v22:
## riscv_core
module riscv_core(
    input           sys_clk         ,
    input           sys_rst_n       ,
    output  reg     led_test        ,
    output          iram_cs         ,
    output  [11:0]  iram_addr       ,
    input   [31:0]  iram_rdata      ,
    output          dram_cs         ,
    output  [3:0]   dram_we         ,
    output  [11:0]  dram_addr       ,
    output  [31:0]  dram_wdata      ,
    input   [31:0]  dram_rdata      
);
For scale: ~8200 cells after synthesis, ~130 I/O pins.
make LEC_CHECK=0 ABC_AREA=0 CAP_MARGIN=40 CELL_PAD_IN_SITES_DETAIL_PLACEMENT=1 CELL_PAD_IN_SITES_GLOBAL_PLACEMENT=1 CORE_MARGIN=2 CORE_UTILIZATION=65 GPL_ROUTABILITY_DRIVEN=1 GPL_TIMING_DRIVEN=0 HOLD_SLACK_MARGIN=0.21 MIN_ROUTING_LAYER=met1 SETUP_SLACK_MARGIN=1.94 SLEW_MARGIN=20 TNS_END_PERCENT=10 finish   # period 9.87 ns
run.sh (not shown) runs the stock make flow with config.mk's settings and CLKGATE_MAP_FILE=.
What ended v22 was a tool error in clock tree synthesis; the run never finished.
diff inputs: v22 => v29
- clearing ABC_AREA, which used to be 0
- clearing MIN_ROUTING_LAYER, which used to be met1
- clearing HOLD_SLACK_MARGIN, which used to be 0.21
- putting PLACE_DENSITY at 0.45 where nothing was set
- swapping 65 for 30 in CORE_UTILIZATION
- clearing TNS_END_PERCENT, which used to be 10
- clearing GPL_TIMING_DRIVEN, which used to be 0
- clearing SETUP_SLACK_MARGIN, which used to be 1.94
- swapping 40 for 20 in CAP_MARGIN
- swapping 9.87 for 10.0 in the clock period (ns, I/O delays scaled along)
Results
- Relative to v22, horizontal die size has increased by 47% in v29.
- The flow ran to completion for all of v22 and v29 but v22, which stopped partway.
- Higher placement row count goes to v29 over v22.
- Per the comparison of v29 with v22, per-instance average area after synthesis held steady; final estimated routing congestion in global placement shrank by 38%; die area grew by 130000 um2; area of the core region grew by 120%.
- Height of the die, v29 vs v22: up by more than a quarter
- In the flow results for v22 and v29, the initial standard-cell utilization of the core is larger on v22.
- v29 has worst setup slack before clock tree synthesis above what v22 had.
- Relative to v22, the number of port buffers measured on v29 has increased slightly.
#### Input delta (v16 over v29)
- CELL_PAD_IN_SITES_DETAIL_PLACEMENT now 0, was 1
- SETUP_SLACK_MARGIN now 1.6, previously not set
- CELL_PAD_IN_SITES_GLOBAL_PLACEMENT now 0, was 1
- CORE_UTILIZATION now 61, was 30
- the clock period (ns, I/O delays scaled along) now 5.51, was 10.0
Results
v16 got as far as global routing, where a tool error ended the run.
Looking at instance area after placement, v16 sits 7.0% above v29.
Summary — placer's final routability congestion estimate, v16 relative to v29: higher, by about 27%.
Compared with v29, v16 shows chip width lower by about 30%.
From v16 to v29, per-instance average area after synthesis did not move at all.
Compared with v29, in v16 number of hold-repair buffers added at the cts stage flat; count of mapped cells out of synthesis flat.
Looking at post-cts gate resize count across v16 and v29, the one that comes out lower is v29.


Starting RTL as in the previous note.
Design riscv_core, start of the top module:
module riscv_core(
    input           sys_clk         ,
    input           sys_rst_n       ,
    output  reg     led_test        ,
    output          iram_cs         ,
    output  [11:0]  iram_addr       ,
    input   [31:0]  iram_rdata      ,
    output          dram_cs         ,
    output  [3:0]   dram_we         ,
    output  [11:0]  dram_addr       ,
    output  [31:0]  dram_wdata      ,
    input   [31:0]  dram_rdata      
);
reg     [31:0]  PC                          ;
wire    [31:0]  alu_add4_data               ; 
wire    [31:0]  pc_mux_data                 ;
wire    [31:0]  alu_imm_data                ;
wire    [31:0]  instruct_data               ;
wire    [31:0]  PC_line2_out                ;
wire    [31:0]  instruct_data_line2_out     ;
wire    [6:0]   instruct_op                 ;
wire    [2:0]   instruct_func3              ;
wire            ctrl_mux_sel                ;
wire            if_flush                    ;
wire            pc_mux_sel                  ;
wire            pc_stop                     ;
wire    [1:0]   imm_add_data0_sel           ;
wire    [1:0]   rd_data_sel                 ;
wire            rd_addr_sel                 ;
wire            reg_wr_imm                  ;
wire            reg_wr_wb                   ;
wire            mem2reg_sel                 ;
wire    [1:0]   exAlu_op                    ;
wire            mem_wr                      ;
wire            mem_rd                      ;
wire    [2:0]   mem_op                      ;
wire            exAlu_data1_sel             ;
wire            ctrl_mux_reg_wr             ;
wire            ctrl_mux_mem2reg_sel        ;
wire    [1:0]   ctrl_mux_exAlu_op           ;
wire            ctrl_mux_mem_wr             ;
wire            ctrl_mux_mem_rd             ;
  ...
make LEC_CHECK=0 CAP_MARGIN=20 CELL_PAD_IN_SITES_DETAIL_PLACEMENT=1 CELL_PAD_IN_SITES_GLOBAL_PLACEMENT=1 CORE_MARGIN=2 CORE_UTILIZATION=30 GPL_ROUTABILITY_DRIVEN=1 GPL_TIMING_DRIVEN=0 HOLD_SLACK_MARGIN=-0.1 MAX_ROUTING_LAYER=met4 PLACE_DENSITY=0.45 SLEW_MARGIN=10 finish   # period 10.0 ns
Next try:
==> flow/config.mk (replaced) <==
export PLATFORM = sky130hd
export DESIGN_NAME = riscv_core
export DESIGN_NICKNAME = riscv_core
export VERILOG_FILES = /design/flow/design.v
export SDC_FILE = /design/flow/constraint.sdc
export NUM_CORES = 4
export LEC_CHECK = 0
export CAP_MARGIN = 20
export CELL_PAD_IN_SITES_DETAIL_PLACEMENT = 0
export CELL_PAD_IN_SITES_GLOBAL_PLACEMENT = 1
export CORE_MARGIN = 2
export CORE_UTILIZATION = 46
export GPL_ROUTABILITY_DRIVEN = 1
export PLACE_DENSITY_LB_ADDON = 0.12
export SLEW_MARGIN = 20
==> flow/constraint.sdc (replaced) <==
create_clock -name core_clock -period 4.81 [get_ports {sys_clk}]
set_input_delay 0.9620 -clock core_clock [delete_from_list [all_inputs] [get_ports {sys_clk}]]
set_output_delay 0.9620 -clock core_clock [all_outputs]
set_load 0.01 [all_outputs]
=> The changed run completed, yet does not pass: setup timing. Critical path depth goes up by 2. Register-to-register slack loses 2.3 ns. Clock skew went up by 0.013 ns. Cell count drops by 7.7%.
Next try:
--- a/flow/config.mk
+++ b/flow/config.mk
@@ -8,8 +8,8 @@
 export CAP_MARGIN = 20
-export CELL_PAD_IN_SITES_DETAIL_PLACEMENT = 0
+export CELL_PAD_IN_SITES_DETAIL_PLACEMENT = 1
 export CELL_PAD_IN_SITES_GLOBAL_PLACEMENT = 1
 export CORE_MARGIN = 2
-export CORE_UTILIZATION = 46
+export CORE_UTILIZATION = 18
 export GPL_ROUTABILITY_DRIVEN = 1
-export PLACE_DENSITY_LB_ADDON = 0.12
+export PLACE_DENSITY = 0.45
 export SLEW_MARGIN = 20
==> flow/constraint.sdc (replaced) <==
create_clock -name core_clock -period 7.76 [get_ports {sys_clk}]
set_input_delay 1.5520 -clock core_clock [delete_from_list [all_inputs] [get_ports {sys_clk}]]
set_output_delay 1.5520 -clock core_clock [all_outputs]
set_load 0.01 [all_outputs]
Now the flow produced a clean layout.
Non-clock buffer count came out lower by 1067.
Clock power is lower by a quarter to a third.
Global-route usage decreases by 28 points.
Final cell count is higher by about a fifth.
Setup slack gets better by 0.82 ns.
Clock-buffer cell count rises by 58.
Synthesized cell count does not change.
Combinational power came out lower by well over a third.
Power falls by well over a third.
Core utilization shrinks by 40 points.
Design area drops by a little under a tenth.
Next try:
--- a/flow/config.mk
+++ b/flow/config.mk
@@ -8,6 +8,6 @@
 export CAP_MARGIN = 20
-export CELL_PAD_IN_SITES_DETAIL_PLACEMENT = 1
+export CELL_PAD_IN_SITES_DETAIL_PLACEMENT = 0
 export CELL_PAD_IN_SITES_GLOBAL_PLACEMENT = 1
 export CORE_MARGIN = 2
-export CORE_UTILIZATION = 18
+export CORE_UTILIZATION = 47
 export GPL_ROUTABILITY_DRIVEN = 1
==> flow/constraint.sdc (replaced) <==
create_clock -name core_clock -period 5.85 [get_ports {sys_clk}]
set_input_delay 1.1700 -clock core_clock [delete_from_list [all_inputs] [get_ports {sys_clk}]]
set_output_delay 1.1700 -clock core_clock [all_outputs]
set_load 0.01 [all_outputs]
What happened:
- The new run went through all stages and came out clean
- via count increases by 4.1%
- total power climbs by 30%
- sequential share of layout area increases by 0.22 points
- routed wire length came out lower by 17%
- worst setup slack degrades by 0.46 ns
- sequential power is higher by 32%
- synthesized cell count is unchanged
- core utilization came out higher by 35 points
- count of clock-buffer cells in the layout is lower by 37
Next try:
--- a/flow/config.mk
+++ b/flow/config.mk
@@ -7,3 +7,3 @@
 export LEC_CHECK = 0
-export CAP_MARGIN = 20
+export CAP_MARGIN = 10
 export CELL_PAD_IN_SITES_DETAIL_PLACEMENT = 0
@@ -11,5 +11,7 @@
 export CORE_MARGIN = 2
-export CORE_UTILIZATION = 47
+export CORE_UTILIZATION = 49
 export GPL_ROUTABILITY_DRIVEN = 1
-export PLACE_DENSITY = 0.45
+export MIN_ROUTING_LAYER = met1
+export SETUP_SLACK_MARGIN = 1.94
 export SLEW_MARGIN = 20
+export TNS_END_PERCENT = 15
==> flow/constraint.sdc (replaced) <==
create_clock -name core_clock -period 8.04 [get_ports {sys_clk}]
set_input_delay 1.6080 -clock core_clock [delete_from_list [all_inputs] [get_ports {sys_clk}]]
set_output_delay 1.6080 -clock core_clock [all_outputs]
set_load 0.01 [all_outputs]
Power fell by 29%.
Utilization is lower by 0.33 points.
Via count came out lower by 1.7%.
Register-to-register slack improves by 1.7 ns.
Routed wire length falls by 2.4%.
Die area drops by 4.0%.
Non-clock buffer count goes down by 426.
Sequential power came out lower by 28%.
Worst setup slack improves by 1.7 ns.
Next try:
--- a/flow/config.mk
+++ b/flow/config.mk
@@ -9,5 +9,5 @@
 export CELL_PAD_IN_SITES_DETAIL_PLACEMENT = 0
-export CELL_PAD_IN_SITES_GLOBAL_PLACEMENT = 1
+export CELL_PAD_IN_SITES_GLOBAL_PLACEMENT = 0
 export CORE_MARGIN = 2
-export CORE_UTILIZATION = 49
+export CORE_UTILIZATION = 72
 export GPL_ROUTABILITY_DRIVEN = 1
==> flow/constraint.sdc (replaced) <==
create_clock -name core_clock -period 9.87 [get_ports {sys_clk}]
set_input_delay 1.9740 -clock core_clock [delete_from_list [all_inputs] [get_ports {sys_clk}]]
set_output_delay 1.9740 -clock core_clock [all_outputs]
set_load 0.01 [all_outputs]
What happened: The new run ended with an error in global routing (5_1_grt) (ODB-0269); synthesized cell count stays the same; synthesized area stays the same; die size goes down by about 30%.
No activity file was given, so power comes from the tool's default toggle rates.
